File: flow/design.v
`timescale 1ns / 1ps
module hx711driver (
    input clk,
    input reset,
    input logic ce,  
    input logic [15:0] dvsr,  
    input logic start,
    output logic [23:0] dout,
    output logic hx711_done_tick,
    output logic ready,
    output logic sclk,
    input logic hx711_in
);
typedef enum {idle, cpha_delay, p0, p1, g0, g1} state_type;
state_type state_reg;
state_type state_next;
logic p_clk;
logic [15:0] c_reg;
logic [15:0] c_next;
logic hx711_clk_reg;
logic hx711_clk_next;
logic ready_i;
logic hx711_done_tick_i;
logic [5:0] n_reg;
logic [5:0] n_next;
logic [23:0] si_reg;
logic [23:0] si_next;
always_ff @(posedge clk, posedge reset)
    if (reset) begin
        state_reg <= idle;
        si_reg <= 0;
        n_reg <= 0;
        c_reg <= 0;
        hx711_clk_reg <= 0;
    end
    else if (ce) begin
        state_reg <= state_next;
        si_reg <= si_next;
        n_reg <= n_next;
        c_reg <= c_next;
        hx711_clk_reg <= hx711_clk_next;
    end
always_comb
begin
    state_next = state_reg;  
    ready_i = 0;
    hx711_done_tick_i = 0;
    si_next = si_reg;
    n_next = n_reg;
    c_next = c_reg;
    case (state_reg)
        idle: begin
                ready_i = 1;  
                if (start & !hx711_in) begin  
                    n_next = 0;  
                    c_next =0;   
                    state_next = cpha_delay;  
                end
            end
        cpha_delay: begin
                if (c_reg==dvsr) begin  
                    state_next = p0;  
                    c_next = 0;   
                end
                else
                    c_next = c_reg + 1;  
            end
        p0: begin
                if (c_reg==dvsr) begin  
                    state_next = p1;   
                    si_next = {si_reg[22:0], hx711_in};  
                    c_next = 0;  
                end
                else
                    c_next = c_reg + 1;   
            end
        p1: begin
                if (c_reg==dvsr) begin  
                    if (n_reg==23) begin  
                        state_next = g0;  
                        c_next = 0;  
                    end
                    else begin
                        state_next = p0;   
                        n_next = n_reg + 1;   
                        c_next = 0;   
                    end
                end
                else
                    c_next = c_reg + 1;  
            end
        g0: begin
                if (c_reg==dvsr) begin  
                    state_next = g1;  
                    c_next = 0;  
                end
                else
                    c_next = c_reg + 1;   
            end
        g1: begin
                if (c_reg==dvsr) begin  
                    hx711_done_tick_i = 1;   
                    state_next = idle;   
                end
                else
                    c_next = c_reg + 1;  
            end
     endcase
end
assign ready = ready_i;
assign hx711_done_tick = hx711_done_tick_i;
assign p_clk = (state_next==p0) || (state_next == g0);
assign hx711_clk_next = p_clk;
assign dout = si_reg;
assign sclk = hx711_clk_reg;
endmodule
`timescale 1ns / 1ps
module seven_seg_driver (
    input logic clock,
    input logic reset,
    input logic [23:0] binary_in,
    output logic [7:0] segments_out,  
    output logic [7:0] anodes_out      
);
    logic [15:0] refresh_counter;
    logic refresh_tick;
    always_ff @(posedge clock, posedge reset) begin
        if (reset) begin
            refresh_counter <= '0;
            refresh_tick <= 1'b0;
        end else begin
            refresh_tick <= 1'b0;  
            if (refresh_counter == 16'd1023) begin
                refresh_counter <= '0;
                refresh_tick <= 1'b1;
            end else begin
                refresh_counter <= refresh_counter + 1;
            end
        end
    end
    logic [31:0] bcd_digits;  
    always_comb begin
        logic [23:0] bin_copy;
        logic [31:0] bcd_temp;
        bin_copy = binary_in;
        bcd_temp = '0;
        for (int i = 0; i < 24; i++) begin
            for (int j = 0; j < 8; j++) begin
                if (bcd_temp[ (j*4) +: 4 ] > 4) begin
                bcd_temp[ (j*4) +: 4 ] = bcd_temp[ (j*4) +: 4 ] + 3;
                end
            end
            {bcd_temp, bin_copy} = {bcd_temp, bin_copy} << 1;
        end
        bcd_digits = bcd_temp;  
    end
    logic [2:0] digit_selector;  
    logic [3:0] current_bcd_digit;  
    always_ff @(posedge clock, posedge reset) begin
        if (reset) begin
            digit_selector <= '0;
        end else if (refresh_tick) begin
            digit_selector <= digit_selector + 1;  
        end
    end
    always_comb begin
        case (digit_selector)
            3'd0:    current_bcd_digit = bcd_digits[3:0];    
            3'd1:    current_bcd_digit = bcd_digits[7:4];    
            3'd2:    current_bcd_digit = bcd_digits[11:8];   
            3'd3:    current_bcd_digit = bcd_digits[15:12];  
            3'd4:    current_bcd_digit = bcd_digits[19:16];  
            3'd5:    current_bcd_digit = bcd_digits[23:20];  
            3'd6:    current_bcd_digit = bcd_digits[27:24];  
            3'd7:    current_bcd_digit = bcd_digits[31:28];  
            default: current_bcd_digit = 4'b1111;          
        endcase
    end
    always_comb begin
        case (current_bcd_digit)
            4'd0:    segments_out = 8'b00000011;  
            4'd1:    segments_out = 8'b10011111;  
            4'd2:    segments_out = 8'b00100101;  
            4'd3:    segments_out = 8'b00001101;  
            4'd4:    segments_out = 8'b10011001;  
            4'd5:    segments_out = 8'b01001001;  
            4'd6:    segments_out = 8'b01000001;  
            4'd7:    segments_out = 8'b00011111;  
            4'd8:    segments_out = 8'b00000001;  
            4'd9:    segments_out = 8'b00001001;  
            default: segments_out = 8'b11111111;  
        endcase
    end
    always_comb begin
        case (digit_selector)
            3'd0:    anodes_out = 8'b11111110;  
            3'd1:    anodes_out = 8'b11111101;  
            3'd2:    anodes_out = 8'b11111011;  
            3'd3:    anodes_out = 8'b11110111;  
            3'd4:    anodes_out = 8'b11101111;  
            3'd5:    anodes_out = 8'b11011111;  
            3'd6:    anodes_out = 8'b10111111;  
            3'd7:    anodes_out = 8'b01111111;  
            default: anodes_out = 8'b11111111;  
        endcase
    end
endmodule
`timescale 1ns / 1ps
module top_nexys_a7 (
    input logic clock,       
    input logic reset,
    input logic hx711_data_in,
    output logic hx711_sclk_out,
    output logic [5:0] states_led,
    output logic [7:0] DDP,
    output logic [7:0] AN
);
    logic clock50MHz;
    always_ff @(posedge clock, posedge reset) begin
        if (reset) clock50MHz <= 0;
        else       clock50MHz <= ~clock50MHz;
    end
    logic ce_50;
    assign ce_50 = ~clock50MHz;
    logic hx711_data_sync1, hx711_data_sync2;
    always_ff @(posedge clock) begin
        if (ce_50) begin
            hx711_data_sync1 <= hx711_data_in;
            hx711_data_sync2 <= hx711_data_sync1;
        end
    end
    logic [23:0] s_hx711_raw_bits; 
    logic        s_hx711_tick;     
    hx711driver inst_hx711_driver (
        .clk(clock), 
        .reset(reset), 
        .ce(ce_50),
        .dvsr(16'd50), 
        .start(1'b1), 
        .dout(s_hx711_raw_bits), 
        .hx711_done_tick(s_hx711_tick),
        .ready(), 
        .sclk(hx711_sclk_out), 
        .hx711_in(hx711_data_sync2) 
    );
    logic signed [31:0] data_signed;
    assign data_signed = {{8{s_hx711_raw_bits[23]}}, s_hx711_raw_bits};
    logic s_tick_sync_r, s_tick_rising;
    always_ff @(posedge clock) s_tick_sync_r <= s_hx711_tick;
    assign s_tick_rising = s_hx711_tick && !s_tick_sync_r; 
    localparam int CLOCKS_PER_SECOND = 100_000;
    localparam int THRESHOLD = 50;                      
    localparam int NOISE_LIMIT = 15000; 
    int timer_1sec;
    logic signed [63:0] accumulator_sum; 
    int sample_count;
    int consecutive_outliers;
    logic signed [31:0] current_second_avg;
    logic signed [31:0] previous_second_avg;
    logic signed [31:0] display_stable_val;
    logic signed [31:0] r_sample_captured;  
    typedef enum logic [3:0] {
        ST_IDLE,          
        ST_SAMPLE_CALC,   
        ST_SAMPLE_CHECK,  
        ST_SAMPLE_ACCUM,  
        ST_PREP_DIV,      
        ST_DIVIDE,        
        ST_UPDATE,        
        ST_CLEANUP        
    } state_t;
    state_t state;
    logic [63:0] div_dividend;
    logic [63:0] div_remainder;
    logic [31:0] div_divisor;
    logic [31:0] div_quotient;
    logic [6:0]  div_counter;
    logic        div_sign_bit;
    logic signed [31:0] r_diff;
    logic [31:0] r_abs_diff;
    logic        r_is_valid_sample;
    always_ff @(posedge clock, posedge reset) begin
        if (reset) begin
            timer_1sec <= '0;
            accumulator_sum <= '0;
            sample_count <= '0;
            current_second_avg <= '0;
            previous_second_avg <= '0;
            display_stable_val <= '0;
            states_led <= '0;
            state <= ST_IDLE;
            div_dividend <= 0; 
            div_remainder <= 0; 
            div_divisor <= 0;
            div_quotient <= 0; 
            div_counter <= 0; 
            div_sign_bit <= 0;
            consecutive_outliers <= 0;
            r_sample_captured <= 0;
            r_diff <= 0;
            r_abs_diff <= 0;
            r_is_valid_sample <= 0;
        end
        else begin
            case (state)
                ST_IDLE: begin
                    if (s_tick_rising) begin
                        r_sample_captured <= data_signed;  
                        state <= ST_SAMPLE_CALC;           
                    end 
                    else if (timer_1sec == CLOCKS_PER_SECOND - 1) begin
                        timer_1sec <= 0;
                        state <= ST_PREP_DIV;
                    end 
                    else begin
                        timer_1sec <= timer_1sec + 1;
                    end
                end
                ST_SAMPLE_CALC: begin
                    if (timer_1sec != CLOCKS_PER_SECOND - 1) timer_1sec <= timer_1sec + 1;
                    r_diff <= r_sample_captured - current_second_avg;
                    state <= ST_SAMPLE_CHECK;
                end
                ST_SAMPLE_CHECK: begin
                    if (timer_1sec != CLOCKS_PER_SECOND - 1) timer_1sec <= timer_1sec + 1;
                    if (r_diff < 0) r_abs_diff <= unsigned'(-r_diff);
                    else            r_abs_diff <= unsigned'(r_diff);
                    state <= ST_SAMPLE_ACCUM;
                end
                ST_SAMPLE_ACCUM: begin
                    if (timer_1sec != CLOCKS_PER_SECOND - 1) timer_1sec <= timer_1sec + 1;
                    if (r_abs_diff < NOISE_LIMIT || current_second_avg == 0 || consecutive_outliers >= 3) begin
                        accumulator_sum <= accumulator_sum + r_sample_captured;
                        sample_count <= sample_count + 1;
                        consecutive_outliers <= 0;
                    end else begin
                        consecutive_outliers <= consecutive_outliers + 1;
                    end
                    state <= ST_IDLE;  
                end
                ST_PREP_DIV: begin
                    if (sample_count == 0) begin
                        current_second_avg <= 0;
                        state <= ST_UPDATE;
                    end else begin
                        if (accumulator_sum < 0) begin
                            div_dividend <= unsigned'(-accumulator_sum);
                            div_sign_bit <= 1'b1;
                        end else begin
                            div_dividend <= unsigned'(accumulator_sum);
                            div_sign_bit <= 1'b0;
                        end
                        div_divisor   <= unsigned'(sample_count);
                        div_remainder <= 0;
                        div_quotient  <= 0;
                        div_counter   <= 63; 
                        state <= ST_DIVIDE;
                    end
                end
                ST_DIVIDE: begin
                    div_remainder = (div_remainder << 1) | (div_dividend[div_counter]);
                    if (div_remainder >= div_divisor) begin
                        div_remainder = div_remainder - div_divisor;
                        div_quotient[div_counter] = 1'b1; 
                    end
                    if (div_counter == 0) state <= ST_UPDATE;
                    else div_counter <= div_counter - 1;
                end
                ST_UPDATE: begin
                    logic signed [31:0] temp_avg;
                    if (div_sign_bit) temp_avg = signed'(-div_quotient);
                    else              temp_avg = signed'(div_quotient);
                    current_second_avg <= temp_avg;
                    display_stable_val <= temp_avg;
                    if ((previous_second_avg - temp_avg) > THRESHOLD) states_led <= 6'b101101; 
                    else states_led <= 6'b000000;
                    state <= ST_CLEANUP;
                end
                ST_CLEANUP: begin
                    previous_second_avg <= current_second_avg;
                    accumulator_sum <= 0;
                    sample_count <= 0;
                    state <= ST_IDLE; 
                end
                default: state <= ST_IDLE;
            endcase
        end
    end
    logic [23:0] final_display_number;
    always_comb begin
        if (display_stable_val < 0) final_display_number = unsigned'(-display_stable_val);
        else                        final_display_number = unsigned'(display_stable_val);
    end
    seven_seg_driver inst_display (
        .clock(clock),                  
        .reset(reset),                
        .binary_in(final_display_number),   
        .segments_out(DDP),           
        .anodes_out(AN)               
    );
endmodule
File: flow/config.mk
export PLATFORM = sky130hd
export DESIGN_NAME = top_nexys_a7
export DESIGN_NICKNAME = top_nexys_a7
export VERILOG_FILES = /design/flow/design.v
export SDC_FILE = /design/flow/constraint.sdc
export NUM_CORES = 4
export LEC_CHECK = 0
export ABC_AREA = 1
export CAP_MARGIN = 20
export CORE_MARGIN = 2
export CORE_UTILIZATION = 40
export PLACE_DENSITY_LB_ADDON = 0.25
export SETUP_SLACK_MARGIN = 5.0
export SLEW_MARGIN = 20
File: flow/run.sh
#!/bin/bash
# the make line also repeats each setting of config.mk as NAME=value (left out here)
make -C /OpenROAD-flow-scripts/flow DESIGN_CONFIG=/design/flow/config.mk WORK_HOME=/design/flow/orfs CLKGATE_MAP_FILE= finish
File: flow/constraint.sdc
create_clock -name core_clock -period 40.0 [get_ports {clock}]
set_input_delay 8.0000 -clock core_clock [delete_from_list [all_inputs] [get_ports {clock}]]
set_output_delay 8.0000 -clock core_clock [all_outputs]
set_load 0.01 [all_outputs]
==> results.md, run 1 <==
| Result | Value | Unit |
| --- | --- | --- |
| Run status | timing/DRC/antenna clean | - |
| Max frequency | 38.50 | MHz |
| Most frequently used flop master after synthesis | sky130_fd_sc_hd__dfrtp_1 | - |
| CP delay by family, top | simple AND/OR/NAND/NOR gates | - |
| Required time reported for the critical path endpoint | 32,000 | ps |
| Count of cell instances traversed by the critical path | 135 | - |
| Number of hold buffers added after cts | 0 | - |
| Reported net switching power | 290.8 | uW |
| Placer Congestion | 0.8497 | - |
| Number of setup buffers added after CTS | 0 | - |
| Sequential group share of total power | 47.9 | % |
| Ports placed on the boundary | 26 | - |
| Netlist cell types | 82 | - |
| HP Class | reg -> reg | - |
| Initial DRC Count | 2,930 | - |
| Area fraction in and, or, nand and nor cells after synthesis | 31.90 | % |
| Iteration tally of the first detailed-router pass | 8 | - |
| Reg-to-reg critical path endpoint | accumulator_sum[62] | - |
| Setup TNS | 0 | ps |
| Area of the core | 121,900 | um2 |
| Site row count | 128 | - |
| Fp util | 40.31 | % |
| Element type at the critical path end | primary output | - |
| Buf+Inv Stages, Crit Path | 26 | - |
| Proportion of total power due to net switching | 22.14 | % |
| Estimated wirelength of the detail-placed design | 90,020 | um |
| Top post-synthesis cells by count | sky130_fd_sc_hd__nand2_1, sky130_fd_sc_hd__inv_1, sky130_fd_sc_hd__dfrtp_1, sky130_fd_sc_hd__o21ai_0, sky130_fd_sc_hd__nor2_1 | - |
| Cell chosen for the clock root | sky130_fd_sc_hd__clkbuf_16 | - |
| Final Skew | 24.99 | ps |
| TritonCTS clock tree | yes | - |
| Count of nets left with antenna violations after detail routing | 0 | - |
| Fraction of synthesized area in multiplexers | 0.1273 | % |
| Mapped Avg Cell Area | 6.882 | um2 |
| Maximum level of the CTS H-tree | 3 | - |
| Worst ir drop on vdd | 0.03291 | mV |
| Count of placed standard cells including taps | 8,678 | - |
| Synthesized area | 49,130 | um2 |
| Number of warnings in the stage logs | 87 | - |
| Via-to-Cell Ratio | 5.062 | - |
| Final total power | 1314 | uW |
| Compound Share, Synth | 14.32 | % |
| Synthesis area per yosys | 49,130 | um2 |
| Data arrival, critical path | 17,970 | ps |
| Biggest fanout along the worst timing path | 6 | - |
| Origin of the worst setup path | display_stable_val[0] | - |
| Category of the worst setup path launch point | flip-flop | - |
| Cell taking the most area after synthesis | sky130_fd_sc_hd__dfrtp_1 | - |
| Insertion Delay late pin | 630 | ps |
| Clock network power consumption | 670 | uW |
| Clock sink count | 622 | - |
| Combinational group share of total power | 1.0 | % |
| Most area-consuming cells after synthesis | sky130_fd_sc_hd__dfrtp_1, sky130_fd_sc_hd__nand2_1, sky130_fd_sc_hd__inv_1, sky130_fd_sc_hd__ha_1, sky130_fd_sc_hd__o21ai_0 | - |
| CP Class | reg -> out | - |
| Ys cells | 7,139 | - |
| Group with the largest share of power | the clock network | - |
| Count of flip-flops with a built-in enable after synthesis | 2 | - |
| Crit path top cell by count | sky130_fd_sc_hd__nand2_1 | - |
| Reported sequential group power | 630 | uW |
| Cell area after placement | 51,170 | um2 |
| Setup slack after placement | 14,740 | ps |
| Number of resized instances in the post-cts repair step | 0 | - |
| Critical path's largest stage delay | 550 | ps |
| Pint | 1023 | uW |
| Combined global-route utilization of all metal layers | 19.05 | % |
| Final tally of setup violations | 0 | - |
| Warnings, synthesis | 3 | - |
| Maximum number of buffers from clock root to sink | 3 | - |
| Area growth, synth to finish | 8.995 | % |
| Average wire per cell in the routed design | 13.63 | um |
| Reported max-cap violation count | 0 | - |
| Overflow after GRT | 0 | - |
| Worst-case register-to-register setup slack | 31,210 | ps |
| Share of the yosys chip area belonging to registers | 31.70 | % |
| Number of DRC violations after detailed routing | 0 | - |
| Layout Cells excl Fill | 8,806 | - |
| Post-route cell area | 53,550 | um2 |
| DIE AREA | 125,600 | um2 |
| Worst relative slew slack | 31.61 | % |
| Routed via count | 44,580 | - |
| Final worst path period need | 25,970 | ps |
| Cts bufs inserted | 72 | - |
| Most frequent cell after synthesis | sky130_fd_sc_hd__nand2_1 | - |
| PnR worst setup slack | 14,030 | ps |
| Pin count of the biggest net entering global routing | 168 | - |
| Hold Path Cell Cnt | 0 | - |
| Die span in x | 354.5 | um |
| Number of antenna cells inserted | 0 | - |
| Worst-path clk slew | 60 | ps |
| Wire length of the first global-routing pass | 205,200 | um |
| Slew Viols, Final | 0 | - |
| Post-synthesis share of cell area spent on full adders, half adders and majority gates | 7.345 | % |
| Combinational-cell power consumption | 13.5 | uW |
| Length in cells of the worst reg-to-reg path | 88 | - |
| Hold Fails Final Rpt | 0 | - |
| Final-stage net count | 7,417 | - |
| Share of flip-flops with an asynchronous set or reset after synthesis | 99.52 | % |
| Dominant non-sequential cell family after synthesis | simple AND/OR/NAND/NOR gates | - |
| Actual slew at the worst max-slew pin | 1022 | ps |
| Chip height | 354.5 | um |
| Unrepaired setup endpoints after global routing | no | - |
| Total detailed-routing wirelength | 120,000 | um |
| Static leakage power | 0.02757 | uW |
| Reg2reg start | accumulator_sum[0] | - |
| Endpoint, Worst Hold | hx711_data_sync2 | - |
| Startpoint of the most critical hold path | hx711_data_sync1 | - |
| Crit path to | DDP[7] | - |
| Number of antenna violations at the first check in global routing | 0 | - |
| XOR-XNOR Cells, Area Fraction | 5.422 | % |
| Cell with the largest stage delay on the worst path | sky130_fd_sc_hd__clkdlybuf4s50_1 | - |
| Count of input and output buffers | 22 | - |
| Power density over cell area | 24.53 | nW/um2 |
| Fraction of post-synthesis cell area in the top cell type by area | 31.43 | % |
| Period Utilization, post-route | 64.93 | % |
| Number of global-route vias before repair | 42,520 | - |
| Post-synthesis instance total | 7,139 | - |
| Flops & latches, synth | 622 | - |
| Proportion of power drawn by the clock network | 51.0 | % |
[per-stage QoR]
| step | util (%) | hold slack, ps |
|---|---|---|
| 5_1_grt | 43.94 | 443.7 |
| 3_5_place_dp | 41.98 | 420.1 |
| 4_1_cts | 43.91 | 433.5 |
| 2_1_floorplan | - | 395.2 |
| 6_report | 43.94 | 436.4 |
| 3_3_place_gp | 41.96 | 404.9 |
[cell type report]
class	count	area (um2)
Fill cell	12580	68330
Multi-Input combinational cell	5327	29100
Sequential cell	622	15570
Inverter	1049	3955
Tap cell	1625	2033
Clock buffer	104	2022
Timing Repair Buffer	56	540.5
Clock inverter	23	326.6
[routing by layer]
metal	track usage [%]	vias to the layer above	wire [um]
met5	0	-	0
met4	4.059	0	1911
met3	1.913	125	3531
met2	32.60	535	55990
met1	26.01	20560	58550
li1	-	23360	-
==> run 2: changes to the inputs <==
Settings changed: ABC_AREA 1 to not set, CORE_UTILIZATION 40 to 16, PLACE_DENSITY_LB_ADDON 0.25 to not set, SETUP_SLACK_MARGIN 5.0 to not set.
Clock period 40.0 ns to 34.4 ns, I/O delays scaled along.
==> run 2 against run 1 <==
  * Sequential share of layout area shrank 1.9 points
  * Power grew 18%
  * Still clean on timing, DRC and antenna
  * Sequential cell count is the same
  * Critical path type unchanged
  * Synthesized cell count shrank 20%
  * Combinational power grew 15%
  * Core utilization shrank 26 points
  * Count of clock-buffer cells in the layout grew 7
  * Non-clock buffer count shrank 2
  * Clock power grew about 20%
  * Critical path depth shrank 46
==> results.md, run 2 <==
| Result | Value | Unit | Change |
| --- | --- | --- | --- |
| Run status | timing/DRC/antenna clean | - |  |
| Multi-input logic area | 32,630 | um2 | +12% |
| Average wire per cell in the routed design | 11.89 | um | -13% |
| Number of resized instances in the post-cts repair step | 0 | - | unchanged |
| Origin of the worst setup path | display_stable_val[8] | - |  |
| Category of the worst setup path launch point | flip-flop | - |  |
| Reported sequential group power | 732 | uW | +16% |
| Element type at the critical path end | primary output | - |  |
| # fillers | 34,720 | - | +180% |
| Endpoint, Worst Hold | hx711_data_sync2 | - |  |
| Number of setup buffers added after CTS | 0 | - | unchanged |
| Die span in x | 563.2 | um | +59% |
| Warnings, synthesis | 3 | - | unchanged |
| Initial DRC Count | 2,575 | - | -12% |
| Sequential group share of total power | 47.3 | % | -0.6 points |
| Critical path's largest stage delay | 630 | ps | +80 ps |
| Number of global-route vias before repair | 39,210 | - | -7.8% |
| Number of warnings in the stage logs | 81 | - | -6.9% |
| Fraction of synthesized area in multiplexers | 6.630 | % | +6.5 points |
| Chip height | 563.2 | um | +59% |
| Count of nets left with antenna violations after detail routing | 0 | - | unchanged |
| Count of input and output buffers | 22 | - | unchanged |
| Number of antenna cells inserted | 0 | - | unchanged |
| Final tally of setup violations | 0 | - | unchanged |
| Combinational-cell power consumption | 15.5 | uW | +15% |
| Insertion Delay late pin | 660 | ps | +30 ps |
| Routed via count | 41,500 | - | -6.9% |
| Netlist cell types | 160 | - | +95% |
| DIE AREA | 317,200 | um2 | +150% |
| Combined global-route utilization of all metal layers | 7.266 | % | -12 points |
| Maximum number of buffers from clock root to sink | 3 | - | unchanged |
| Via-to-Cell Ratio | 4.204 | - | -17% |
| Synthesis area per yosys | 50,030 | um2 | +1.8% |
| Fp util | 16.07 | % | -24 points |
| Count of cell instances traversed by the critical path | 89 | - | -34% |
| Most area-consuming cells after synthesis | sky130_fd_sc_hd__dfrtp_1, sky130_fd_sc_hd__ha_1, sky130_fd_sc_hd__xor2_1, sky130_fd_sc_hd__nand2_1, sky130_fd_sc_hd__xnor2_1 | - |  |
| Cell with the largest stage delay on the worst path | sky130_fd_sc_hd__o41ai_1 | - |  |
| Post-synthesis share of cell area spent on full adders, half adders and majority gates | 7.253 | % | -0.092 points |
| Slew Viols, Final | 0 | - | unchanged |
| Estimated wirelength of the detail-placed design | 85,010 | um | -5.6% |
| Most frequently used flop master after synthesis | sky130_fd_sc_hd__dfrtp_1 | - |  |
| Setup TNS | 0 | ps | unchanged |
| Synthesized area | 50,030 | um2 | +1.8% |
| Hold Fails Final Rpt | 0 | - | unchanged |
| Max frequency | 31.36 | MHz |  |
| Reg-to-reg critical path endpoint | accumulator_sum[63] | - |  |
| Proportion of total power due to net switching | 22.26 | % | +0.12 points |
| Static leakage power | 0.02383 | uW | -14% |
| CP Class | reg -> out | - |  |
| Number of antenna violations at the first check in global routing | 1 | - | +1 |
| Actual slew at the worst max-slew pin | 1053 | ps | +30.73 ps |
| Maximum level of the CTS H-tree | 3 | - | unchanged |
| Clock network power consumption | 801 | uW | +20% |
| Reg2reg start | r_sample_captured[1] | - |  |
| Cts bufs inserted | 74 | - | +2.8% |
| Reported max-cap violation count | 0 | - | unchanged |
| Number of hold buffers added after cts | 0 | - | unchanged |
| Ys cells | 5,744 | - | -20% |
| Ports placed on the boundary | 26 | - | unchanged |
| Wire length of the first global-routing pass | 200,500 | um | -2.3% |
| Iteration tally of the first detailed-router pass | 6 | - | -2 |
| Post-synthesis instance total | 5,744 | - | -20% |
| Period Utilization, post-route | 92.70 | % | +28 points |
| Clock sink count | 622 | - | unchanged |
| Most frequent cell after synthesis | sky130_fd_sc_hd__dfrtp_1 | - |  |
| Startpoint of the most critical hold path | hx711_data_sync1 | - |  |
| Buf+Inv Stages, Crit Path | 8 | - | -69% |
| Worst relative slew slack | 29.16 | % | -2.4 points |
| Proportion of power drawn by the clock network | 51.7 | % | +0.7 points |
| Compound Share, Synth | 23.34 | % | +9.0 points |
| Group with the largest share of power | the clock network | - |  |
| Cell chosen for the clock root | sky130_fd_sc_hd__clkbuf_16 | - |  |
| Worst ir drop on vdd | 0.03136 | mV | -4.7% |
| Fraction of post-synthesis cell area in the top cell type by area | 30.86 | % | -0.57 points |
| Count of flip-flops with a built-in enable after synthesis | 2 | - | unchanged |
| Flops & latches, synth | 622 | - | unchanged |
| Top post-synthesis cells by count | sky130_fd_sc_hd__dfrtp_1, sky130_fd_sc_hd__nand2_1, sky130_fd_sc_hd__nor2_1, sky130_fd_sc_hd__o21ai_0, sky130_fd_sc_hd__a21oi_1 | - |  |
| Site row count | 205 | - | +60% |
| Unrepaired setup endpoints after global routing | no | - |  |
| Pin count of the biggest net entering global routing | 158 | - | -6.0% |
| Layout Cells excl Fill | 9,871 | - | +12% |
| Crit path top cell by count | sky130_fd_sc_hd__ha_1 | - |  |
| Number of DRC violations after detailed routing | 0 | - | unchanged |
| Cell taking the most area after synthesis | sky130_fd_sc_hd__dfrtp_1 | - |  |
| Area of the core | 311,400 | um2 | +160% |
| Final Skew | 32.99 | ps | +8.000 ps |
| Flop area | 15,580 | um2 | about the same |
| CP delay by family, top | AND-OR/OR-AND gates | - |  |
| Required time reported for the critical path endpoint | 27,520 | ps | -4480 ps |
| Dominant non-sequential cell family after synthesis | AND-OR/OR-AND gates | - |  |
| Share of flip-flops with an asynchronous set or reset after synthesis | 99.52 | % | unchanged |
| Hold Path Cell Cnt | 0 | - | unchanged |
| Pint | 1204 | uW | +18% |
| Crit path to | DDP[2] | - |  |
| Area growth, synth to finish | 14.62 | % |  |
| Power density over cell area | 27.01 | nW/um2 | +10% |
| Total detailed-routing wirelength | 117,300 | um | -2.2% |
| Overflow after GRT | 0 | - | unchanged |
| Data arrival, critical path | 25,010 | ps | +7040 ps |
| Worst-case register-to-register setup slack | 23,090 | ps | -8120 ps |
| Share of the yosys chip area belonging to registers | 31.13 | % | -0.57 points |
| Mapped Avg Cell Area | 8.710 | um2 | +27% |
| Area fraction in and, or, nand and nor cells after synthesis | 19.06 | % | -13 points |
| Final-stage net count | 5,958 | - | -20% |
| HP Class | reg -> reg | - |  |
| Count of placed standard cells including taps | 9,733 | - | +12% |
| Worst-path clk slew | 60 | ps | about the same |
| XOR-XNOR Cells, Area Fraction | 8.716 | % | +3.3 points |
| Placer Congestion | 0.8219 | - | -3.3% |
| TritonCTS clock tree | yes | - |  |
| Combinational group share of total power | 1.0 | % | about the same |
| Length in cells of the worst reg-to-reg path | 51 | - | -42% |
| Reported net switching power | 344.7 | uW | +19% |
| Biggest fanout along the worst timing path | 15 | - | +9 |
| Final worst path period need | 31,890 | ps |  |
## run 2: stage by stage
| step | util (%) | instance area (um2) | total power [uW] | hold WS (ps) | worst slack (ps) |
|---|---|---|---|---|---|
| 2_1_floorplan | - | 50030 | 757.1 | 351.9 | 5717 |
| 3_3_place_gp | 17.60 | 54790 | 762.4 | 406.3 | 3055 |
| 3_5_place_dp | 17.60 | 54800 | 762.4 | 408.0 | 2819 |
| 4_1_cts | 18.41 | 57310 | 1574 | 418.6 | 2079 |
| 5_1_grt | 18.42 | 57340 | 1604 | 439.9 | 87.06 |
| 6_report | 18.42 | 57340 | 1549 | 414.2 | 2511 |
## run 2: final cells by class
cell class	count	share of cell area [%]
multi-input combinational	4662	56.91
sequential	622	27.17
tap	4140	9.033
clock buffer	111	3.840
inverter	255	1.682
timing repair buffer	54	0.8248
clock inverter	27	0.5433
## run 2: routing by layer
metal  track usage [%]  wire length, um  vias to the layer above
li1                  -                -                    20920
met1             10.35            58640                    19830
met2             11.79            53210                      635
met3            0.8434             3881                      113
met4             1.315             1603                        0
met5                 0                0                        -
==> run 3: changes to the inputs <==
Settings changed: ABC_AREA set to 1, CAP_MARGIN 20 to 0, CORE_UTILIZATION 16 to 40, GPL_TIMING_DRIVEN set to 0, MAX_ROUTING_LAYER set to met5, PLACE_DENSITY_LB_ADDON set to 0.22, SETUP_SLACK_MARGIN set to 1.8, SLEW_MARGIN 20 to 25.
Clock period 34.4 ns to 40.0 ns, I/O delays scaled along.
==> run 3 against run 2 <==
  * Still clean
  * Hold slack better by 12 ps
  * Global-route usage is 13 points higher
  * Sequential cell count stayed put
  * Clock power is 18% lower
  * Critical path type unchanged
  * Largest power group unchanged
==> results.md, run 3 <==
| Result | Value | Unit | Change |
| --- | --- | --- | --- |
| Maximum level of the CTS H-tree | 3 | - | unchanged |
| Biggest fanout along the worst timing path | 6 | - | -9 |
| Number of setup buffers added after CTS | 0 | - | unchanged |
| HP Class | reg -> reg | - |  |
| # fillers | 12,560 | - | -64% |
| Number of hold buffers added after cts | 0 | - | unchanged |
| Proportion of total power due to net switching | 21.62 | % | -0.64 points |
| Element type at the critical path end | primary output | - |  |
| Reported sequential group power | 630 | uW | -14% |
| Synthesized area | 49,130 | um2 | -1.8% |
| Ports placed on the boundary | 26 | - | unchanged |
| Number of antenna cells inserted | 0 | - | unchanged |
| Sequential group share of total power | 48.4 | % | +1.1 points |
| Insertion Delay late pin | 630 | ps | -30 ps |
| Unrepaired setup endpoints after global routing | no | - |  |
| Worst-path clk slew | 60 | ps | about the same |
| CP delay by family, top | simple AND/OR/NAND/NOR gates | - |  |
| Worst ir drop on vdd | 0.03201 | mV | +2.1% |
| Reported net switching power | 281.3 | uW | -18% |
| Dominant non-sequential cell family after synthesis | simple AND/OR/NAND/NOR gates | - |  |
| XOR-XNOR Cells, Area Fraction | 5.422 | % | -3.3 points |
| Clock sink count | 622 | - | unchanged |
| Worst-case register-to-register setup slack | 30,940 | ps | +7850 ps |
| Share of flip-flops with an asynchronous set or reset after synthesis | 99.52 | % | unchanged |
| Crit path to | DDP[4] | - |  |
| Count of flip-flops with a built-in enable after synthesis | 2 | - | unchanged |
| Count of placed standard cells including taps | 8,796 | - | -9.6% |
| Length in cells of the worst reg-to-reg path | 88 | - | +73% |
| Number of DRC violations after detailed routing | 0 | - | unchanged |
| Mapped Avg Cell Area | 6.882 | um2 | -21% |
| TritonCTS clock tree | yes | - |  |
| GR Layer Usage met2 | 34.07 | % | +22 points |
| Average wire per cell in the routed design | 14.23 | um | +20% |
| Flop area | 15,580 | um2 | about the same |
| Combined global-route utilization of all metal layers | 20.06 | % | +13 points |
| Post-synthesis instance total | 7,139 | - | +24% |
| Site row count | 128 | - | -38% |
| Cts bufs inserted | 68 | - | -8.1% |
| Wire length of the first global-routing pass | 213,600 | um | +6.6% |
| Final tally of setup violations | 0 | - | unchanged |
| Combinational group share of total power | 1.1 | % | about the same |
| Final-stage net count | 7,530 | - | +26% |
| Max frequency | 38.29 | MHz |  |
| Fraction of synthesized area in multiplexers | 0.1273 | % | -6.5 points |
| Run status | timing/DRC/antenna clean | - |  |
| Area growth, synth to finish | 9.800 | % |  |
| Required time reported for the critical path endpoint | 32,000 | ps | +4480 ps |
| Reg2reg start | accumulator_sum[0] | - |  |
| Netlist cell types | 82 | - | -49% |
| Compound Share, Synth | 14.32 | % | -9.0 points |
| Count of cell instances traversed by the critical path | 135 | - | +52% |
| Fp util | 40.31 | % | +24 points |
| Number of antenna violations at the first check in global routing | 4 | - | +3 |
| Setup TNS | 0 | ps | unchanged |
| Number of warnings in the stage logs | 79 | - | -2.5% |
| Clock network power consumption | 657 | uW | -18% |
| Routed via count | 45,580 | - | +9.8% |
| Cell with the largest stage delay on the worst path | sky130_fd_sc_hd__clkdlybuf4s50_1 | - |  |
| Most frequently used flop master after synthesis | sky130_fd_sc_hd__dfrtp_1 | - |  |
| Area of the core | 121,900 | um2 | -61% |
| Met1 layer usage reported by global route | 27.15 | % | +17 points |
| Warnings, synthesis | 3 | - | unchanged |
| Actual slew at the worst max-slew pin | 1043 | ps | -10.22 ps |
| Flops & latches, synth | 622 | - | unchanged |
| Area fraction in and, or, nand and nor cells after synthesis | 31.90 | % | +13 points |
| Reg-to-reg critical path endpoint | accumulator_sum[62] | - |  |
| Top post-synthesis cells by count | sky130_fd_sc_hd__nand2_1, sky130_fd_sc_hd__inv_1, sky130_fd_sc_hd__dfrtp_1, sky130_fd_sc_hd__o21ai_0, sky130_fd_sc_hd__nor2_1 | - |  |
| Count of nets left with antenna violations after detail routing | 0 | - | unchanged |
| Final worst path period need | 26,120 | ps |  |
| Startpoint of the most critical hold path | hx711_data_sync1 | - |  |
| Placer Congestion | 0.8775 | - | +6.8% |
| Hold Path Cell Cnt | 0 | - | unchanged |
| Estimated wirelength of the detail-placed design | 98,490 | um | +16% |
| CP Class | reg -> out | - |  |
| Chip height | 354.5 | um | -37% |
| Pin count of the biggest net entering global routing | 97 | - | -39% |
| Slew Viols, Final | 0 | - | unchanged |
| Count of input and output buffers | 22 | - | unchanged |
| Critical path's largest stage delay | 550 | ps | -80 ps |
| Multi-input logic area | 29,060 | um2 | -11% |
| Total detailed-routing wirelength | 126,900 | um | +8.1% |
| Number of resized instances in the post-cts repair step | 0 | - | unchanged |
| Layout Cells excl Fill | 8,916 | - | -9.7% |
| Data arrival, critical path | 18,120 | ps | -6890 ps |
| Group with the largest share of power | the clock network | - |  |
| Origin of the worst setup path | display_stable_val[0] | - |  |
| Reported max-cap violation count | 0 | - | unchanged |
| Share of the yosys chip area belonging to registers | 31.70 | % | +0.57 points |
| Most area-consuming cells after synthesis | sky130_fd_sc_hd__dfrtp_1, sky130_fd_sc_hd__nand2_1, sky130_fd_sc_hd__inv_1, sky130_fd_sc_hd__ha_1, sky130_fd_sc_hd__o21ai_0 | - |  |
| Number of global-route vias before repair | 43,460 | - | +11% |
| Ys cells | 7,139 | - | +24% |
| Final Skew | 34.77 | ps | +1.785 ps |
| Hold Fails Final Rpt | 0 | - | unchanged |
| Iteration tally of the first detailed-router pass | 6 | - | unchanged |
| Pint | 1020 | uW | -15% |
| Via-to-Cell Ratio | 5.112 | - | +22% |
| Grt peak-use layer | met2 | - |  |
| Category of the worst setup path launch point | flip-flop | - |  |
| Endpoint, Worst Hold | hx711_data_sync2 | - |  |
| Static leakage power | 0.02767 | uW | +16% |
| Combinational-cell power consumption | 14.9 | uW |  |
| Fraction of post-synthesis cell area in the top cell type by area | 31.43 | % | +0.57 points |
| Period Utilization, post-route | 65.29 | % | -27 points |
| Proportion of power drawn by the clock network | 50.5 | % | -1.2 points |
| Global routing met3 resource utilization | 2.149 | % | +1.3 points |
| Worst relative slew slack | 28.70 | % | -0.47 points |
| Post-synthesis share of cell area spent on full adders, half adders and majority gates | 7.345 | % | +0.092 points |
| Synthesis area per yosys | 49,130 | um2 | -1.8% |
| Cell taking the most area after synthesis | sky130_fd_sc_hd__dfrtp_1 | - |  |
| Overflow after GRT | 0 | - | unchanged |
| Buf+Inv Stages, Crit Path | 26 | - | +18 |
| Core utilization of the finished layout | 44.26 | % | +26 points |
| Power density over cell area | 24.12 | nW/um2 | -11% |
| Maximum number of buffers from clock root to sink | 3 | - | unchanged |
| Crit path top cell by count | sky130_fd_sc_hd__nand2_1 | - |  |
| Cell chosen for the clock root | sky130_fd_sc_hd__clkbuf_16 | - |  |
| Most frequent cell after synthesis | sky130_fd_sc_hd__nand2_1 | - |  |
| Die span in x | 354.5 | um | -37% |
| Initial DRC Count | 2,718 | - | +5.6% |
| DIE AREA | 125,600 | um2 | -60% |
==> run 3: area by class of cell <==
class | instances | share of cell area [%]
Multi-Input combinational cell | 5327 | 53.88
Sequential cell | 622 | 28.88
Inverter | 1049 | 7.332
Tap cell | 1625 | 3.769
Clock buffer | 95 | 3.702
Buffer | 142 | 1.037
Timing Repair Buffer | 31 | 0.8304
Clock inverter | 25 | 0.5752
==> run 3: routing by layer <==
metal  routed length (um)  vias up
met2                59140      684
met1                60330    21150
met5                   13        -
met3                 4688      145
met4                 2705        2
li1                     -    23600
==> run 3: stage by stage <==
step | power (uW) | hold WS (ps) | cell area [um2] | worst slack [ps]
after floorplan | 651.1 | 395.2 | 49130 | 14670
after detailed placement | 657.1 | 412.4 | 51640 | 14420
after global routing | 1343 | 438.5 | 53940 | 11550
after global placement | 655.5 | 404.6 | 51390 | 6546
after CTS | 1317 | 427.2 | 53940 | 13720
final | 1301 | 425.9 | 53940 | 13880
==> run 4: changes to the inputs <==
Settings changed: ABC_AREA 1 to not set, CAP_MARGIN 0 to 30, CORE_UTILIZATION 40 to 72, GPL_TIMING_DRIVEN 0 to not set, HOLD_SLACK_MARGIN set to -0.09, MAX_ROUTING_LAYER met5 to not set, PLACE_DENSITY_LB_ADDON 0.22 to not set, SETUP_SLACK_MARGIN 1.8 to -2.0, SLEW_MARGIN 25 to 20.
Clock period 40.0 ns to 21.7 ns, I/O delays scaled along.
==> run 4 against run 3 <==
  * The flow now stops in global routing
  * Area after synthesis rose by 1.8%
  * Synthesized cell count fell by 20%
  * Die size fell by 43%
==> results.md, run 4 <==
| Result | Value | Unit | Change |
| --- | --- | --- | --- |
| Chip height | 267.6 | um | -25% |
| Synthesis area per yosys | 50,030 | um2 | +1.8% |
| Mapped Avg Cell Area | 8.710 | um2 | +27% |
| Stage where the flow stopped | global routing | - |  |
| Site row count | 96 | - | -25% |
| Cts bufs inserted | 61 | - | -10% |
| Top post-synthesis cells by count | sky130_fd_sc_hd__dfrtp_1, sky130_fd_sc_hd__nand2_1, sky130_fd_sc_hd__nor2_1, sky130_fd_sc_hd__o21ai_0, sky130_fd_sc_hd__a21oi_1 | - |  |
| Number of hold buffers added after cts | 0 | - | unchanged |
| XOR-XNOR Cells, Area Fraction | 8.716 | % | +3.3 points |
| Fraction of post-synthesis cell area in the top cell type by area | 30.86 | % | -0.57 points |
| Flops & latches, synth | 622 | - | unchanged |
| Ports placed on the boundary | 26 | - | unchanged |
| Dominant non-sequential cell family after synthesis | AND-OR/OR-AND gates | - |  |
| Share of flip-flops with an asynchronous set or reset after synthesis | 99.52 | % | unchanged |
| Run status | aborted with a tool error | - |  |
| DIE AREA | 71,610 | um2 | -43% |
| Netlist cell types | 160 | - | +95% |
| Post-synthesis share of cell area spent on full adders, half adders and majority gates | 7.253 | % | -0.092 points |
| Fp util | 72.82 | % | +33 points |
| Warnings, synthesis | 3 | - | unchanged |
| Placer Congestion | 0.9174 | - | +4.5% |
| Maximum number of buffers from clock root to sink | 3 | - | unchanged |
| Fraction of synthesized area in multiplexers | 6.630 | % | +6.5 points |
| Post-synthesis instance total | 5,744 | - | -20% |
| Most area-consuming cells after synthesis | sky130_fd_sc_hd__dfrtp_1, sky130_fd_sc_hd__ha_1, sky130_fd_sc_hd__xor2_1, sky130_fd_sc_hd__nand2_1, sky130_fd_sc_hd__xnor2_1 | - |  |
| Count of flip-flops with a built-in enable after synthesis | 2 | - | unchanged |
| Die span in x | 267.6 | um | -25% |
| Synthesized area | 50,030 | um2 | +1.8% |
| Clock sink count | 622 | - | unchanged |
| Compound Share, Synth | 23.34 | % | +9.0 points |
| Area of the core | 68,710 | um2 | -44% |
| Share of the yosys chip area belonging to registers | 31.13 | % | -0.57 points |
| Area fraction in and, or, nand and nor cells after synthesis | 19.06 | % | -13 points |
| Cell chosen for the clock root | sky130_fd_sc_hd__clkbuf_16 | - |  |
| Maximum level of the CTS H-tree | 2 | - | -1 |
| Estimated wirelength of the detail-placed design | 99,050 | um | +0.57% |
| Ys cells | 5,744 | - | -20% |
| Count of input and output buffers | 22 | - | unchanged |
| Most frequently used flop master after synthesis | sky130_fd_sc_hd__dfrtp_1 | - |  |
| Most frequent cell after synthesis | sky130_fd_sc_hd__dfrtp_1 | - |  |
| Setup slack after placement | -2607 | ps | -17,020 ps |
| Cell taking the most area after synthesis | sky130_fd_sc_hd__dfrtp_1 | - |  |
## run 4: timing repair
| item | CTS |
|---|---|
| pin swaps | 38 |
| endpoints found under the setup margin | 7 |
| buffers inserted | 32 |
| gates resized | 92 |
| gates cloned | 0 |
## run 4: through the flow
| stage | area [um2] | hold WS (ps) | std cells |
|---|---|---|---|
| 3_5_place_dp | 58680 | 421.6 | 7453 |
| 2_1_floorplan | 51020 | 351.9 | 5745 |
| 3_3_place_gp | 58660 | 407.9 | 7451 |
| 4_1_cts | 61440 | 441.8 | 7597 |
==> run 5: changes to the inputs <==
Settings changed: ABC_AREA set to 1, CAP_MARGIN 30 to 20, CTS_CLUSTER_DIAMETER set to 269, HOLD_SLACK_MARGIN -0.09 to not set, MAX_ROUTING_LAYER set to met4, PLACE_DENSITY_LB_ADDON set to 0.2, SETUP_SLACK_MARGIN -2.0 to 1.54.
Clock period 21.7 ns to 19.1 ns, I/O delays scaled along.
==> run 5 against run 4 <==
  * The layout now fails its checks (capacitance limit, slew limit, setup timing)
  * Area after synthesis shrank 1.8%
  * Die size down 1.8%
  * Synthesized cell count rose by 24%
==> results.md, run 5 <==
| Result | Value | Unit | Change |
| --- | --- | --- | --- |
| Iteration tally of the first detailed-router pass | 12 | - |  |
| Area growth, synth to finish | 13.54 | % |  |
| Reported sequential group power | 1320 | uW |  |
| Wire length of the first global-routing pass | 213,300 | um |  |
| Cts bufs inserted | 66 | - | +8.2% |
| Count of cell instances traversed by the critical path | 126 | - |  |
| TritonCTS clock tree | yes | - |  |
| Worst ir drop on vdd | 0.07822 | mV |  |
| Hold Fails Final Rpt | 0 | - |  |
| Count of nets left with antenna violations after detail routing | 0 | - |  |
| Most area-consuming cells after synthesis | sky130_fd_sc_hd__dfrtp_1, sky130_fd_sc_hd__nand2_1, sky130_fd_sc_hd__inv_1, sky130_fd_sc_hd__ha_1, sky130_fd_sc_hd__o21ai_0 | - |  |
| Element type at the critical path end | primary output | - |  |
| Via-to-Cell Ratio | 6.179 | - |  |
| Critical path's largest stage delay | 450 | ps |  |
| Overflow after GRT | 0 | - |  |
| Maximum number of buffers from clock root to sink | 3 | - | unchanged |
| Warnings, synthesis | 3 | - | unchanged |
| Count of placed standard cells including taps | 7,926 | - | +6.3% |
| Period Utilization, post-route | 108.2 | % |  |
| Ports placed on the boundary | 26 | - | unchanged |
| Sequential group share of total power | 48.0 | % |  |
| Die span in x | 265.2 | um | -0.89% |
| Number of DRC violations after detailed routing | 0 | - |  |
| Layout Cells excl Fill | 8,223 | - |  |
| Synthesis area per yosys | 49,130 | um2 | -1.8% |
| Multi-input logic area | 30,890 | um2 |  |
| Dominant non-sequential cell family after synthesis | simple AND/OR/NAND/NOR gates | - |  |
| Required time reported for the critical path endpoint | 15,280 | ps |  |
| Most frequently used flop master after synthesis | sky130_fd_sc_hd__dfrtp_1 | - |  |
| Placer Congestion | 0.9550 | - | +4.1% |
| Clock sink count | 622 | - | unchanged |
| Site row count | 95 | - | -1.0% |
| Static leakage power | 0.02883 | uW |  |
| Maximum level of the CTS H-tree | 3 | - | +1 |
| Origin of the worst setup path | display_stable_val[7] | - |  |
| Fraction of post-synthesis cell area in the top cell type by area | 31.43 | % | +0.57 points |
| Final tally of setup violations | 7 | - |  |
| Clock network power consumption | 1400 | uW |  |
| Netlist cell types | 82 | - | -49% |
| Estimated wirelength of the detail-placed design | 87,040 | um | -12% |
| Actual slew at the worst max-slew pin | 1551 | ps |  |
| Group with the largest share of power | the clock network | - |  |
| Category of the worst setup path launch point | flip-flop | - |  |
| Fraction of synthesized area in multiplexers | 0.1273 | % | -6.5 points |
| Biggest fanout along the worst timing path | 8 | - |  |
| Failed layout checks | capacitance limit, slew limit, setup timing | - |  |
| Cell taking the most area after synthesis | sky130_fd_sc_hd__dfrtp_1 | - |  |
| Synthesized area | 49,130 | um2 | -1.8% |
| Insertion Delay late pin | 620 | ps |  |
| XOR-XNOR Cells, Area Fraction | 5.422 | % | -3.3 points |
| Worst-case register-to-register setup slack | 10,120 | ps |  |
| Reported max-cap violation count | 1 | - |  |
| Combinational-cell power consumption | 26.7 | uW |  |
| Total detailed-routing wirelength | 143,300 | um |  |
| Count of flip-flops with a built-in enable after synthesis | 2 | - | unchanged |
| Final-stage net count | 7,589 | - |  |
| Proportion of power drawn by the clock network | 51.1 | % |  |
| Crit path to | DDP[1] | - |  |
| Post-synthesis instance total | 7,139 | - | +24% |
| Core utilization of the finished layout | 82.77 | % |  |
| Slew Viols, Final | 7 | - |  |
| Flops & latches, synth | 622 | - | unchanged |
| Worst-path clk slew | 60 | ps |  |
| Power density over cell area | 49.26 | nW/um2 |  |
| Top post-synthesis cells by count | sky130_fd_sc_hd__nand2_1, sky130_fd_sc_hd__inv_1, sky130_fd_sc_hd__dfrtp_1, sky130_fd_sc_hd__o21ai_0, sky130_fd_sc_hd__nor2_1 | - |  |
| Crit path top cell by count | sky130_fd_sc_hd__nand2_2 | - |  |
| Chip height | 265.2 | um | -0.89% |
| Count of input and output buffers | 22 | - | unchanged |
| Area fraction in and, or, nand and nor cells after synthesis | 31.90 | % | +13 points |
| Post-synthesis share of cell area spent on full adders, half adders and majority gates | 7.345 | % | +0.092 points |
| Worst relative slew slack | -4.199 | % |  |
| Mapped Avg Cell Area | 6.882 | um2 | -21% |
| Reg2reg start | accumulator_sum[0] | - |  |
| Pin count of the biggest net entering global routing | 159 | - |  |
| Final Skew | 28.14 | ps |  |
| Number of antenna violations at the first check in global routing | 0 | - |  |
| Pint | 2174 | uW |  |
| Compound Share, Synth | 14.32 | % | -9.0 points |
| Startpoint of the most critical hold path | hx711_data_sync1 | - |  |
| Run status | finished with violations | - |  |
| Combined global-route utilization of all metal layers | 36.86 | % |  |
| # fillers | 4,284 | - |  |
| Combinational group share of total power | 1.0 | % |  |
| Number of warnings in the stage logs | 87 | - |  |
| CP delay by family, top | simple AND/OR/NAND/NOR gates | - |  |
| Number of global-route vias before repair | 46,160 | - |  |
| Max frequency | 48.38 | MHz |  |
| HP Class | reg -> reg | - |  |
| Setup slack after placement | -458.1 | ps | +2148 ps |
| Ys cells | 7,139 | - | +24% |
| Share of the yosys chip area belonging to registers | 31.70 | % | +0.57 points |
| Reg-to-reg critical path endpoint | accumulator_sum[62] | - |  |
| Area of the core | 67,400 | um2 | -1.9% |
| Cell chosen for the clock root | sky130_fd_sc_hd__clkbuf_16 | - |  |
| Initial DRC Count | 5,582 | - |  |
| Fp util | 72.90 | % | +0.077 points |
| Hold Path Cell Cnt | 0 | - |  |
| Most frequent cell after synthesis | sky130_fd_sc_hd__nand2_1 | - |  |
| Final worst path period need | 20,670 | ps |  |
| DIE AREA | 70,340 | um2 | -1.8% |
| Number of hold buffers added after cts | 0 | - | unchanged |
| Proportion of total power due to net switching | 20.90 | % |  |
| Buf+Inv Stages, Crit Path | 23 | - |  |
| Unrepaired setup endpoints after global routing | yes | - |  |
| Worst Hold Margin | 429.1 | ps |  |
| Endpoint, Worst Hold | hx711_data_sync2 | - |  |
| Length in cells of the worst reg-to-reg path | 89 | - |  |
| CP Class | reg -> out | - |  |
| Data arrival, critical path | 16,850 | ps |  |
| Number of antenna cells inserted | 0 | - |  |
| Share of flip-flops with an asynchronous set or reset after synthesis | 99.52 | % | unchanged |
| Reported net switching power | 574.4 | uW |  |
| Cell with the largest stage delay on the worst path | sky130_fd_sc_hd__dfrtp_1 | - |  |
| PnR worst setup slack | -1568 | ps |  |
| Routed via count | 50,810 | - |  |
| Flop area | 15,580 | um2 |  |
| Average wire per cell in the routed design | 17.43 | um |  |
==> run 5: metal layers <==
metal | global-route usage [%] | share of wire (%)
met5 | - | 0
met4 | 15.61 | 6.4
met3 | 4.601 | 8.5
met2 | 63.10 | 47
met1 | 44.08 | 38
==> run 5: timing repair <==
item                       4_1_cts  5_1_grt
pin swaps                      121      136
setup endpoints to repair        7        7
gates resized                  198      182
buffers inserted               115       63
==> run 5: final cells by class <==
type,count,share of cell area (%)
multi-input combinational,5327,55.38
sequential,622,27.93
inverter,1049,7.133
clock buffer,92,3.515
timing repair buffer,234,3.362
tap,873,1.958
clock inverter,26,0.7268
==> run 5: through the flow <==
stage	TNS, ps	cell area, um2	total power (uW)
detailed placement	-2808	50580	1371
global route	-14080	55780	2812
CTS	0	54540	2755
finish	-10300	55780	2748
floorplan	0	49520	1364
global placement	0	50570	1371
==> run 6: changes to the inputs <==
Settings changed: CAP_MARGIN 20 to 5, CELL_PAD_IN_SITES_DETAIL_PLACEMENT set to 0, CELL_PAD_IN_SITES_GLOBAL_PLACEMENT set to 0, CORE_UTILIZATION 72 to 68, CTS_CLUSTER_DIAMETER 269 to not set, CTS_CLUSTER_SIZE set to 43, MAX_ROUTING_LAYER met4 to not set, PLACE_DENSITY_LB_ADDON 0.2 to not set, SETUP_SLACK_MARGIN 1.54 to not set.
Clock period 19.1 ns to 22.1 ns, I/O delays scaled along.
==> run 6 against run 5 <==
  * The run now finishes clean
  * Highest routed layer unchanged
  * Register-to-register slack better by 3200 ps
  * Largest power group unchanged
  * Hold slack worse by 4.2 ps
  * Via count down 8.8%
  * Sequential share of layout area up 1.3 points
  * Non-clock buffer count down 153
  * Synthesized cell count unchanged
==> results.md, run 6 <==
| Result | Value | Unit | Change |
| --- | --- | --- | --- |
| Layout Cells excl Fill | 8,158 | - | -0.79% |
| Iteration tally of the first detailed-router pass | 6 | - | -6 |
| Placer Congestion | 0.9214 | - | -3.5% |
| Actual slew at the worst max-slew pin | 1032 | ps | -519.2 ps |
| Fraction of post-synthesis cell area in the top cell type by area | 31.43 | % | unchanged |
| Post-route cell area | 53,350 | um2 | -4.4% |
| Cell chosen for the clock root | sky130_fd_sc_hd__clkbuf_16 | - |  |
| Proportion of total power due to net switching | 22.13 | % | +1.2 points |
| Area of the core | 71,490 | um2 | +6.1% |
| Worst-path clk slew | 60 | ps | about the same |
| Pin count of the biggest net entering global routing | 168 | - | +5.7% |
| Core utilization of the finished layout | 74.63 | % | -8.1 points |
| Insertion Delay late pin | 640 | ps | +20 ps |
| Compound Share, Synth | 14.32 | % | unchanged |
| Reg2reg start | accumulator_sum[0] | - |  |
| # fillers | 5,796 | - | +35% |
| HP Class | reg -> reg | - |  |
| Netlist cell types | 82 | - | unchanged |
| Reported max-cap violation count | 0 | - | -1 |
| Number of DRC violations after detailed routing | 0 | - | unchanged |
| Period Utilization, post-route | 93.83 | % | -14 points |
| TritonCTS clock tree | yes | - |  |
| DIE AREA | 74,410 | um2 | +5.8% |
| Estimated wirelength of the detail-placed design | 87,200 | um | +0.19% |
| Wire length of the first global-routing pass | 201,100 | um | -5.7% |
| Combined global-route utilization of all metal layers | 31.75 | % | -5.1 points |
| Critical path's largest stage delay | 410 | ps | -40 ps |
| Routed via count | 46,310 | - | -8.8% |
| Count of input and output buffers | 22 | - | unchanged |
| Endpoint, Worst Hold | hx711_data_sync2 | - |  |
| Reg-to-reg critical path endpoint | accumulator_sum[62] | - |  |
| Final tally of setup violations | 0 | - | -7 |
| Ports placed on the boundary | 26 | - | unchanged |
| Dominant non-sequential cell family after synthesis | simple AND/OR/NAND/NOR gates | - |  |
| Most frequent cell after synthesis | sky130_fd_sc_hd__nand2_1 | - |  |
| Buf+Inv Stages, Crit Path | 25 | - | +8.7% |
| Synthesis area per yosys | 49,130 | um2 | unchanged |
| Slew Viols, Final | 0 | - | -7 |
| Warnings, synthesis | 3 | - | unchanged |
| Fraction of synthesized area in multiplexers | 0.1273 | % | unchanged |
| Final worst path period need | 20,740 | ps |  |
| Ys cells | 7,139 | - | unchanged |
| Static leakage power | 0.02783 | uW | -3.5% |
| Max frequency | 48.22 | MHz |  |
| Post-synthesis share of cell area spent on full adders, half adders and majority gates | 7.345 | % | unchanged |
| Final Skew | 42.29 | ps | +14.15 ps |
| Count of flip-flops with a built-in enable after synthesis | 2 | - | unchanged |
| Element type at the critical path end | primary output | - |  |
| XOR-XNOR Cells, Area Fraction | 5.422 | % | unchanged |
| Reported sequential group power | 1140 | uW | -10% |
| Number of warnings in the stage logs | 83 | - | -4.6% |
| Count of placed standard cells including taps | 7,999 | - | +0.92% |
| Hold Path Cell Cnt | 0 | - | unchanged |
| Fp util | 68.72 | % | -4.2 points |
| Post-synthesis instance total | 7,139 | - | unchanged |
| Mapped Avg Cell Area | 6.882 | um2 | unchanged |
| Maximum number of buffers from clock root to sink | 3 | - | unchanged |
| Initial DRC Count | 3,293 | - | -41% |
| Setup TNS | 0 | ps | +10,300 ps |
| Top post-synthesis cells by count | sky130_fd_sc_hd__nand2_1, sky130_fd_sc_hd__inv_1, sky130_fd_sc_hd__dfrtp_1, sky130_fd_sc_hd__o21ai_0, sky130_fd_sc_hd__nor2_1 | - |  |
| Worst-case register-to-register setup slack | 13,270 | ps | +3150 ps |
| Number of global-route vias before repair | 43,420 | - | -5.9% |
| Die span in x | 272.8 | um | +2.9% |
| Maximum level of the CTS H-tree | 3 | - | unchanged |
| Number of antenna violations at the first check in global routing | 0 | - | unchanged |
| Worst relative slew slack | 30.79 | % | +35 points |
| Sequential group share of total power | 47.9 | % | about the same |
| CP Class | reg -> out | - |  |
| Most frequently used flop master after synthesis | sky130_fd_sc_hd__dfrtp_1 | - |  |
| Final-stage net count | 7,441 | - | -2.0% |
| Share of the yosys chip area belonging to registers | 31.70 | % | unchanged |
| Crit path to | DDP[6] | - |  |
| Site row count | 98 | - | +3.2% |
| Cell with the largest stage delay on the worst path | sky130_fd_sc_hd__dfrtp_1 | - |  |
| CP delay by family, top | simple AND/OR/NAND/NOR gates | - |  |
| Final total power | 2377 | uW | -13% |
| Via-to-Cell Ratio | 5.677 | - | -8.1% |
| Synthesized area | 49,130 | um2 | unchanged |
| Required time reported for the critical path endpoint | 17,680 | ps | +2400 ps |
| Data arrival, critical path | 16,320 | ps | -530 ps |
| Area growth, synth to finish | 8.598 | % |  |
| Biggest fanout along the worst timing path | 6 | - | -2 |
| Proportion of power drawn by the clock network | 51.1 | % | about the same |
| Power density over cell area | 44.56 | nW/um2 | -9.5% |
| Average wire per cell in the routed design | 14.62 | um | -16% |
| Clock network power consumption | 1210 | uW | -10% |
| Total detailed-routing wirelength | 119,200 | um | -17% |
| Hold Fails Final Rpt | 0 | - | unchanged |
| Chip height | 272.8 | um | +2.9% |
| Area fraction in and, or, nand and nor cells after synthesis | 31.90 | % | unchanged |
| Number of hold buffers added after cts | 0 | - | unchanged |
| Startpoint of the most critical hold path | hx711_data_sync1 | - |  |
| Most area-consuming cells after synthesis | sky130_fd_sc_hd__dfrtp_1, sky130_fd_sc_hd__nand2_1, sky130_fd_sc_hd__inv_1, sky130_fd_sc_hd__ha_1, sky130_fd_sc_hd__o21ai_0 | - |  |
| Crit path top cell by count | sky130_fd_sc_hd__nand2_1 | - |  |
| Length in cells of the worst reg-to-reg path | 89 | - | unchanged |
| Reported net switching power | 526.0 | uW | -8.4% |
| Pint | 1851 | uW | -15% |
| Cell taking the most area after synthesis | sky130_fd_sc_hd__dfrtp_1 | - |  |
| Cell area after placement | 50,250 | um2 | -0.65% |
| Category of the worst setup path launch point | flip-flop | - |  |
| Clock sink count | 622 | - | unchanged |
| Share of flip-flops with an asynchronous set or reset after synthesis | 99.52 | % | unchanged |
| Origin of the worst setup path | display_stable_val[1] | - |  |
| Number of antenna cells inserted | 0 | - | unchanged |
| Overflow after GRT | 0 | - | unchanged |
| Count of nets left with antenna violations after detail routing | 0 | - | unchanged |
| Run status | timing/DRC/antenna clean | - |  |
| Group with the largest share of power | the clock network | - |  |
| Combinational-cell power consumption | 23.9 | uW |  |
| Worst ir drop on vdd | 0.06503 | mV | -17% |
| Combinational group share of total power | 1.0 | % | about the same |
| Cts bufs inserted | 71 | - | +7.6% |
| Count of cell instances traversed by the critical path | 131 | - | +4.0% |
| Flops & latches, synth | 622 | - | unchanged |
-- run 6: metal layers --
layer  global-route usage (%)  wire [um]  vias to the layer above
met5                        0          0                        -
met4                    9.312       2931                        0
met3                    3.857       5428                      210
met2                    55.21      57740                     1044
met1                    41.58      53130                    21630
li1                         -          -                    23430
-- run 6: repair_timing --
action | CTS | global route
buffers inserted | 0 | 29
gates resized | 8 | 88
pin swaps | 0 | 24
endpoints found under the hold margin | 0 | 0
setup endpoints to repair | 7 | 7
-- run 6: through the flow --
stage               hold slack (ps)  worst slack (ps)
finish                        424.9              1363
global route                  427.7            -269.9
CTS                           421.3             16.66
detailed placement            407.1             375.5
global placement              407.1              1121
floorplan                     395.2             349.7
-- run 6: area by class of cell --
type                    instances  area, um2  share of cell area, %
flip-flops and latches        622      15580                  29.20
clock inverters                25      340.3                 0.6379
multi-input cells            5327      29510                  55.31
clock buffers                 104       2083                  3.905
well taps                     950       1189                  2.228
repair buffers                 81      698.2                  1.309
inverters                    1049       3955                  7.413
==> run 7: changes to the inputs <==
Settings changed: CAP_MARGIN 5 to 20, CELL_PAD_IN_SITES_DETAIL_PLACEMENT 0 to not set, CELL_PAD_IN_SITES_GLOBAL_PLACEMENT 0 to not set, CORE_UTILIZATION 68 to 72, CTS_CLUSTER_SIZE 43 to not set, PLACE_DENSITY set to 0.9, SETUP_SLACK_MARGIN set to 5.0.
Clock period 22.1 ns to 19.7 ns, I/O delays scaled along.
==> run 7 against run 6 <==
  * Now fails the layout checks on setup timing
  * Critical path depth increased by 3
  * Register-to-register slack lost 2400 ps
  * Non-clock buffer count increased by 140
  * Count of clock-buffer cells in the layout decreased by 16
  * Core utilization grew 7.5 points
  * Combinational power grew 11%
  * Clock skew is 26 ps lower
  * Final cell count is 0.58% higher
  * Largest cell class unchanged
  * Highest routed layer is now met5
==> results.md, run 7 <==
| Result | Value | Unit | Change |
| --- | --- | --- | --- |
| TritonCTS clock tree | yes | - |  |
| Synthesis area per yosys | 49,130 | um2 | unchanged |
| Worst-path clk slew | 70 | ps | about the same |
| Required time reported for the critical path endpoint | 15,760 | ps | -1920 ps |
| Power density over cell area | 46.10 | nW/um2 | +3.5% |
| Share of the yosys chip area belonging to registers | 31.70 | % | unchanged |
| Pin count of the biggest net entering global routing | 176 | - | +4.8% |
| Maximum number of buffers from clock root to sink | 3 | - | unchanged |
| Via-to-Cell Ratio | 6.251 | - | +10% |
| Biggest fanout along the worst timing path | 6 | - | unchanged |
| Period Utilization, post-route | 107.1 | % | +13 points |
| Number of warnings in the stage logs | 85 | - | +2.4% |
| CP Class | reg -> out | - |  |
| HP Class | reg -> reg | - |  |
| Fp util | 72.90 | % | +4.2 points |
| Cts bufs inserted | 60 | - | -15% |
| Number of antenna violations at the first check in global routing | 5 | - | +5 |
| Reg2reg start | accumulator_sum[0] | - |  |
| Pint | 2001 | uW | +8.1% |
| Routed via count | 51,290 | - | +11% |
| Combinational group share of total power | 1.0 | % | about the same |
| PnR worst setup slack | -1408 | ps | -2771 ps |
| Endpoint, Worst Hold | hx711_data_sync2 | - |  |
| XOR-XNOR Cells, Area Fraction | 5.422 | % | unchanged |
| Final Skew | 15.97 | ps | -26.32 ps |
| Count of nets left with antenna violations after detail routing | 0 | - | unchanged |
| Count of flip-flops with a built-in enable after synthesis | 2 | - | unchanged |
| Proportion of total power due to net switching | 21.63 | % | -0.49 points |
| Number of DRC violations after detailed routing | 0 | - | unchanged |
| Actual slew at the worst max-slew pin | 1276 | ps | +243.8 ps |
| Crit path top cell by count | sky130_fd_sc_hd__nand2_2 | - |  |
| Buf+Inv Stages, Crit Path | 30 | - | +20% |
| Wire length of the first global-routing pass | 216,600 | um | +7.7% |
| Clock network power consumption | 1250 | uW | +3% |
| Fraction of post-synthesis cell area in the top cell type by area | 31.43 | % | unchanged |
| Flops & latches, synth | 622 | - | unchanged |
| Combinational-cell power consumption | 26.6 | uW | +11% |
| Group with the largest share of power | sequential cells | - |  |
| Warnings, synthesis | 3 | - | unchanged |
| Share of flip-flops with an asynchronous set or reset after synthesis | 99.52 | % | unchanged |
| Count of input and output buffers | 22 | - | unchanged |
| Element type at the critical path end | primary output | - |  |
| Reported net switching power | 552.2 | uW | +5.0% |
| Post-synthesis share of cell area spent on full adders, half adders and majority gates | 7.345 | % | unchanged |
| Site row count | 95 | - | -3.1% |
| Origin of the worst setup path | display_stable_val[0] | - |  |
| Area growth, synth to finish | 12.72 | % |  |
| Top post-synthesis cells by count | sky130_fd_sc_hd__nand2_1, sky130_fd_sc_hd__inv_1, sky130_fd_sc_hd__dfrtp_1, sky130_fd_sc_hd__o21ai_0, sky130_fd_sc_hd__nor2_1 | - |  |
| Ys cells | 7,139 | - | unchanged |
| Worst relative slew slack | 14.96 | % | -16 points |
| Dominant non-sequential cell family after synthesis | simple AND/OR/NAND/NOR gates | - |  |
| Insertion Delay late pin | 640 | ps | about the same |
| Fraction of synthesized area in multiplexers | 0.1273 | % | unchanged |
| Hold Fails Final Rpt | 0 | - | unchanged |
| Sequential group share of total power | 50.0 | % | +2.1 points |
| Cell taking the most area after synthesis | sky130_fd_sc_hd__dfrtp_1 | - |  |
| Most area-consuming cells after synthesis | sky130_fd_sc_hd__dfrtp_1, sky130_fd_sc_hd__nand2_1, sky130_fd_sc_hd__inv_1, sky130_fd_sc_hd__ha_1, sky130_fd_sc_hd__o21ai_0 | - |  |
| Failed layout checks | setup timing | - |  |
| Total detailed-routing wirelength | 143,500 | um | +20% |
| Final tally of setup violations | 7 | - | +7 |
| Flop area | 15,580 | um2 | about the same |
| Data arrival, critical path | 17,170 | ps | +850 ps |
| DIE AREA | 70,340 | um2 | -5.5% |
| Run status | finished with violations | - |  |
| Combined global-route utilization of all metal layers | 36.00 | % | +4.2 points |
| Final-stage net count | 7,570 | - | +1.7% |
| Clock sink count | 622 | - | unchanged |
| Category of the worst setup path launch point | flip-flop | - |  |
| Reported max-cap violation count | 0 | - | unchanged |
| Compound Share, Synth | 14.32 | % | unchanged |
==> run 7: area by class of cell <==
type	instances	area share (%)
Multi-Input combinational cell	5327	55.67
Sequential cell	622	28.13
Inverter	1049	7.153
Timing Repair Buffer	221	3.215
Clock buffer	88	3.211
Tap cell	873	1.972
Clock inverter	24	0.6462
Antenna cell	1	0.004519
==> run 7: layer usage <==
| metal | GRT usage [%] | routed length, um | part of all wire, % |
|---|---|---|---|
| met5 | 0 | 63 | 0.044 |
| met4 | 14.87 | 9369 | 6.5 |
| met3 | 4.768 | 12780 | 8.9 |
| met2 | 64.02 | 67200 | 47 |
| met1 | 44.14 | 54110 | 38 |
==> run 7: repair_timing <==
action,CTS,global route
setup buffers,120,46
endpoints found under the setup margin,7,7
pin swaps,108,104
gates resized,179,132
==> run 7: through the flow <==
step | cells | worst slack (ps) | area, um2 | total power (uW)
finish | 8205 | -1408 | 55380 | 2553
global route | 8204 | -2277 | 55380 | 2611
CTS | 8157 | 1097 | 54470 | 2555
detailed placement | 7925 | 190.0 | 50710 | 1329
global placement | 7925 | 794.1 | 50710 | 1329
floorplan | 7140 | 2175 | 49680 | 1323
Power and IR drop assume default switching activity.
